==> v25: inputs <==
// dma_ahb_simple
module dma_ahb_simple
(
       input   wire          HRESETn
     , input   wire          HCLK
     , input   wire          S_HSEL
     , input   wire  [31:0]  S_HADDR
     , input   wire  [ 1:0]  S_HTRANS
     , input   wire          S_HWRITE
     , input   wire  [ 2:0]  S_HSIZE
     , input   wire  [ 2:0]  S_HBURST
     , input   wire  [31:0]  S_HWDATA
     , output  wire  [31:0]  S_HRDATA
     , output  wire  [ 1:0]  S_HRESP
     , input   wire          S_HREADYin
     , output  wire          S_HREADYout
     , output  wire          IRQ
     , output  wire          M_HBUSREQ
     , input   wire          M_HGRANT
     , output  wire  [31:0]  M_HADDR
     , output  wire  [ 1:0]  M_HTRANS
     , output  wire          M_HWRITE
     , output  wire  [ 2:0]  M_HSIZE
     , output  wire  [ 2:0]  M_HBURST
     , output  wire  [ 3:0]  M_HPROT
     , output  wire  [31:0]  M_HWDATA
     , input   wire  [31:0]  M_HRDATA
     , input   wire  [ 1:0]  M_HRESP
     , input   wire          M_HREADY
);
Settings: LEC_CHECK=0, ABC_AREA=1, CAP_MARGIN=20, CORE_MARGIN=2, CORE_UTILIZATION=71, PLACE_DENSITY=0.76, SLEW_MARGIN=20; clock period 3.12 ns.
run.sh (not shown) runs the stock make flow with config.mk's settings and CLKGATE_MAP_FILE=.
==> inputs of v2, as changes to v25 <==
--- a/flow/config.mk
+++ b/flow/config.mk
@@ -6,8 +6,7 @@
 export NUM_CORES = 4
 export LEC_CHECK = 0
-export ABC_AREA = 1
 export CAP_MARGIN = 20
 export CORE_MARGIN = 2
-export CORE_UTILIZATION = 71
-export PLACE_DENSITY = 0.76
+export CORE_UTILIZATION = 67
+export CTS_CLUSTER_SIZE = 56
 export SLEW_MARGIN = 20
==> flow/constraint.sdc (replaced) <==
create_clock -name core_clock -period 1.99 [get_ports {HCLK}]
set_input_delay 0.3980 -clock core_clock [delete_from_list [all_inputs] [get_ports {HCLK}]]
set_output_delay 0.3980 -clock core_clock [all_outputs]
set_load 0.01 [all_outputs]
==> results <==
	v2	v25
Die height	258.9 microns	262.3 microns
Cell Type Count	85	52
Adder and majority gate portion of the synthesized area	0.009085	0.008350
Share of synthesized cell area in and, or, nand and nor gates	0.07639	0.2292
Most repeated cell in the gate-level netlist after synthesis	sky130_fd_sc_hd__edfxtp_1	sky130_fd_sc_hd__nand2_1
Xor+xnor area frac	0.005635	0.007214
Portion of the post-synthesis area used by sequential elements	0.6518	0.5990
Fraction of the core area occupied by cells at floorplan	0.6763	0.7189
Worst slack after detailed placement	-612.7 ps	452.7 ps
Mean Syn Cell Area	13.77 sq um	8.810 sq um
Count of buffers added by post-CTS timing repair for setup	93	0
Status	stopped before the end	complete, no violations
Stage where the flow stopped	global routing	-
Cell total in the yosys stat output	3,161	5,375
Gp weighted congestion	1.003	0.9713
Floorplan core area	0.06435 sq mm	0.06586 sq mm
Die outline width	258.9 microns	262.3 microns


==> quartz: inputs <==
Starting RTL as in the previous note.
clock: 4.5 ns
lec_check: 0
cap_margin: 20
cell_pad_in_sites_detail_placement: 2
core_margin: 2
core_utilization: 40
cts_cluster_diameter: 366
max_routing_layer: met4
slew_margin: 20
==> inputs of maple, as changes to quartz <==
==> flow/config.mk (replaced) <==
export PLATFORM = sky130hd
export DESIGN_NAME = dma_ahb_simple
export DESIGN_NICKNAME = dma_ahb_simple
export VERILOG_FILES = /design/flow/design.v
export SDC_FILE = /design/flow/constraint.sdc
export NUM_CORES = 4
export LEC_CHECK = 0
export ABC_AREA = 1
export CAP_MARGIN = 40
export CELL_PAD_IN_SITES_GLOBAL_PLACEMENT = 0
export CORE_MARGIN = 2
export CORE_UTILIZATION = 67
export GPL_ROUTABILITY_DRIVEN = 1
export GPL_TIMING_DRIVEN = 1
export SLEW_MARGIN = 20
==> flow/constraint.sdc (replaced) <==
create_clock -name core_clock -period 2.91 [get_ports {HCLK}]
set_input_delay 0.5820 -clock core_clock [delete_from_list [all_inputs] [get_ports {HCLK}]]
set_output_delay 0.5820 -clock core_clock [all_outputs]
set_load 0.01 [all_outputs]
==> reports/metrics.cfg <==
[final_timing]
fmax_mhz = 279
tmin_final_ps = 3590

[drt]
insertedDiodeCount = 3
routed_vias = 30700

[outcome]
run_status = timing/DRC/antenna clean

[power]
p_sw_share_pct = 21.8
share_seq_of_total_power_pct = 50.5

[global_route]
grt_max_degree = 96

[setup_path]
cp_top_family = AND-OR/OR-AND gates

[synth]
post_synth_instance_area_mm2 = 0.0435

Source of the figures above: quartz

==> reports/metrics.cfg <==
[drt]
routed_vias = 37800
insertedDiodeCount = 1

[outcome]
run_status = timing/DRC/antenna clean

[synth]
post_synth_instance_area_mm2 = 0.0474

[global_route]
grt_max_degree = 133

[power]
p_sw_share_pct = 21.7
share_seq_of_total_power_pct = 51.0

[setup_path]
cp_top_family = simple AND/OR/NAND/NOR gates

[final_timing]
fmax_mhz = 376
tmin_final_ps = 2660

Source of the figures above: maple



==> inputs of run a <==
dma_ahb_simple again, from the RTL that the note above started with.
==> flow/config.mk <==
export PLATFORM = sky130hd
export DESIGN_NAME = dma_ahb_simple
export DESIGN_NICKNAME = dma_ahb_simple
export VERILOG_FILES = /design/flow/design.v
export SDC_FILE = /design/flow/constraint.sdc
export NUM_CORES = 4
export LEC_CHECK = 0
export CAP_MARGIN = 20
export CORE_MARGIN = 2
export CORE_UTILIZATION = 66
export CTS_CLUSTER_SIZE = 13
export SETUP_SLACK_MARGIN = 0.3
export SLEW_MARGIN = 20
==> flow/constraint.sdc <==
create_clock -name core_clock -period 1.86 [get_ports {HCLK}]
set_input_delay 0.3720 -clock core_clock [delete_from_list [all_inputs] [get_ports {HCLK}]]
set_output_delay 0.3720 -clock core_clock [all_outputs]
set_load 0.01 [all_outputs]
==> run b: changes against run a <==
- ABC_AREA: default -> 1
- CAP_MARGIN: 20 -> 40
- CELL_PAD_IN_SITES_GLOBAL_PLACEMENT: default -> 2
- CORE_UTILIZATION: 66 -> 34
- CTS_CLUSTER_SIZE: 13 -> 23
- GPL_ROUTABILITY_DRIVEN: default -> 1
- GPL_TIMING_DRIVEN: default -> 1
- MAX_ROUTING_LAYER: default -> met4
- PLACE_DENSITY: default -> 0.78
- SETUP_SLACK_MARGIN: 0.3 -> default
- SLEW_MARGIN: 20 -> 5
==> flow/constraint.sdc (replaced) <==
create_clock -name core_clock -period 5.76 [get_ports {HCLK}]
set_input_delay 1.1520 -clock core_clock [delete_from_list [all_inputs] [get_ports {HCLK}]]
set_output_delay 1.1520 -clock core_clock [all_outputs]
set_load 0.01 [all_outputs]
==> run c: changes against run a <==
- ABC_AREA: default -> 1
- CORE_UTILIZATION: 66 -> 68
- CTS_CLUSTER_SIZE: 13 -> default
- SETUP_SLACK_MARGIN: 0.3 -> default
==> flow/constraint.sdc (replaced) <==
create_clock -name core_clock -period 3.29 [get_ports {HCLK}]
set_input_delay 0.6580 -clock core_clock [delete_from_list [all_inputs] [get_ports {HCLK}]]
set_output_delay 0.6580 -clock core_clock [all_outputs]
set_load 0.01 [all_outputs]
==> run d: changes against run a <==
- ABC_AREA: default -> 1
- CAP_MARGIN: 20 -> 40
- CELL_PAD_IN_SITES_GLOBAL_PLACEMENT: default -> 0
- CTS_CLUSTER_SIZE: 13 -> default
- GPL_ROUTABILITY_DRIVEN: default -> 1
- GPL_TIMING_DRIVEN: default -> 1
- SETUP_SLACK_MARGIN: 0.3 -> default
==> flow/constraint.sdc (replaced) <==
create_clock -name core_clock -period 2.78 [get_ports {HCLK}]
set_input_delay 0.5560 -clock core_clock [delete_from_list [all_inputs] [get_ports {HCLK}]]
set_output_delay 0.5560 -clock core_clock [all_outputs]
set_load 0.01 [all_outputs]
==> qor summary <==
                                                                                                run c                         run d                   run b                     run a
Slowest stage cell, crit path                                                                   inv_2                         buf_4                 dfrtp_2                         -
Startpoint of the tightest hold check path                                             u_csr.state[4]                u_csr.state[4]          u_csr.state[4]                         -
Seq. cell area                                                                              28400 um2                     28400 um2               28400 um2                         -
Critical-path maximum fanout                                                                       26                            70                      35                         -
Non-clock buffer area fraction after layout                                                    0.0528                        0.0610                  0.0473                         -
Run status                                                                   timing/DRC/antenna clean      timing/DRC/antenna clean  timing/DRC/antenna clean            did not finish
Last stage reached                                                                                  -                             -                       -  global routing (5_1_grt)
Share of the final layout cell area in sequential cells                                         0.526                         0.522                   0.514                         -
Distinct lib cells                                                                                 52                            52                      52                        85
Simple-Gate Fraction of Synth Area                                                              0.229                         0.229                   0.229                    0.0764
Post-synthesis xor/xnor area fraction                                                         0.00721                       0.00721                 0.00721                   0.00564
Kind of start point of the critical path                                                         flop                          flop                    flop                         -
Reg-to-reg critical path startpoint                                      u_csr.u_csr.csr_num_burst[4]  u_master.u_fifo.fifo_head[0]  u_csr.u_csr.csr_ctl_en                         -
Clock slew at the register clock pins of the worst setup and hold paths                       0.06 ns                       0.06 ns                 0.06 ns                         -
CP endpoint                                                                  u_master.dma_rd_addr[24]            u_master.HWDATA[8]       u_master.HADDR[5]                         -
Area fraction in compound gates after synthesis                                                0.0748                        0.0748                  0.0748                     0.108
Post-layout minimum cycle time                                                                2.69 ns                       2.54 ns                 3.88 ns                         -
Cts bufs inserted                                                                                 101                           100                     114                       100
Die span in y                                                                                  268 um                        272 um                  377 um                    261 um
Stage-log warning count                                                                            73                            66                      68                         -
Detailed placer's ending HPWL                                                                84700 um                      86800 um                98600 um                  86200 um
Worst hold path stage count                                                                         0                             0                       0                         -
Clock share of power                                                                            0.455                         0.449                   0.479                         -
Worst-case register-to-register setup slack                                                   0.60 ns                       0.24 ns                 1.88 ns                         -
Final worst-path setup slack                                                                 0.596 ns                      0.238 ns                 1.88 ns                         -
PD cells                                                                                   493 nW/um2                    574 nW/um2              289 nW/um2                         -
Cell with the most instances after synthesis                                                  nand2_1                       nand2_1                 nand2_1                  edfxtp_1
Post-cts sizing count                                                                               0                             0                       0                       978


==> inputs of 04-05 <==
dma_ahb_simple again, from the RTL that the note above started with.
Settings: LEC_CHECK=0, ABC_AREA=1, CAP_MARGIN=20, CORE_MARGIN=2, CORE_UTILIZATION=72, PLACE_DENSITY_LB_ADDON=0.04, SETUP_SLACK_MARGIN=0.95, SLEW_MARGIN=20; clock period 3.29 ns.
==> 06-13: changes against 04-05 <==
Settings changed: CAP_MARGIN 20 to 40, CELL_PAD_IN_SITES_GLOBAL_PLACEMENT set to 0, CORE_UTILIZATION 72 to 70, GPL_ROUTABILITY_DRIVEN set to 1, GPL_TIMING_DRIVEN set to 1, PLACE_DENSITY_LB_ADDON 0.04 to unset, SETUP_SLACK_MARGIN 0.95 to -0.13.
==> flow/constraint.sdc (replaced) <==
create_clock -name core_clock -period 1.86 [get_ports {HCLK}]
set_input_delay 0.3720 -clock core_clock [delete_from_list [all_inputs] [get_ports {HCLK}]]
set_output_delay 0.3720 -clock core_clock [all_outputs]
set_load 0.01 [all_outputs]
==> 12-24: changes against 04-05 <==
Settings changed: ABC_AREA 1 to unset, CORE_UTILIZATION 72 to 40, PLACE_DENSITY_LB_ADDON 0.04 to unset, SETUP_SLACK_MARGIN 0.95 to unset.
==> flow/constraint.sdc (replaced) <==
create_clock -name core_clock -period 4.5 [get_ports {HCLK}]
set_input_delay 0.9000 -clock core_clock [delete_from_list [all_inputs] [get_ports {HCLK}]]
set_output_delay 0.9000 -clock core_clock [all_outputs]
set_load 0.01 [all_outputs]
==> results <==
Status: 04-05 finished clean; 12-24 finished clean; 06-13 aborted with a tool error
Failing step: 04-05 -; 12-24 -; 06-13 global routing (5_1_grt)
Total number of multi-input combinational cells: 04-05 3392; 12-24 1899; 06-13 -
Worst-path cell with the longest stage delay: 04-05 dfrtp_4; 12-24 or4b_2; 06-13 -
Num tapcells: 04-05 864; 12-24 1414; 06-13 -
Number of gates resized after CTS: 04-05 133; 12-24 0; 06-13 435
Startpoint type of the worst setup path: 04-05 register; 12-24 register; 06-13 -
Post-DR vias/cell: 04-05 6.15; 12-24 5.74; 06-13 -
Post-synthesis share of cell area spent on and-or and or-and gates: 04-05 7.48%; 12-24 10.8%; 06-13 7.48%
Final hold violations: 04-05 0; 12-24 0; 06-13 -
Element type at the critical path end: 04-05 register; 12-24 register; 06-13 -
TritonCTS Buffers: 04-05 99; 12-24 104; 06-13 99
Length of the first detailed-routing pass in iterations: 04-05 8; 12-24 6; 06-13 -
TritonCTS clock tree: 04-05 built; 12-24 built; 06-13 -
Worst Hold Margin: 04-05 0.370 ns; 12-24 0.292 ns; 06-13 -
Placed instance area: 04-05 0.0503 mm2; 12-24 0.0472 mm2; 06-13 0.0534 mm2
Area growth from synthesis to layout: 04-05 15.1%; 12-24 17.0%; 06-13 -
Slew Limit Fails: 04-05 0; 12-24 0; 06-13 -
Power and IR drop assume default switching activity.
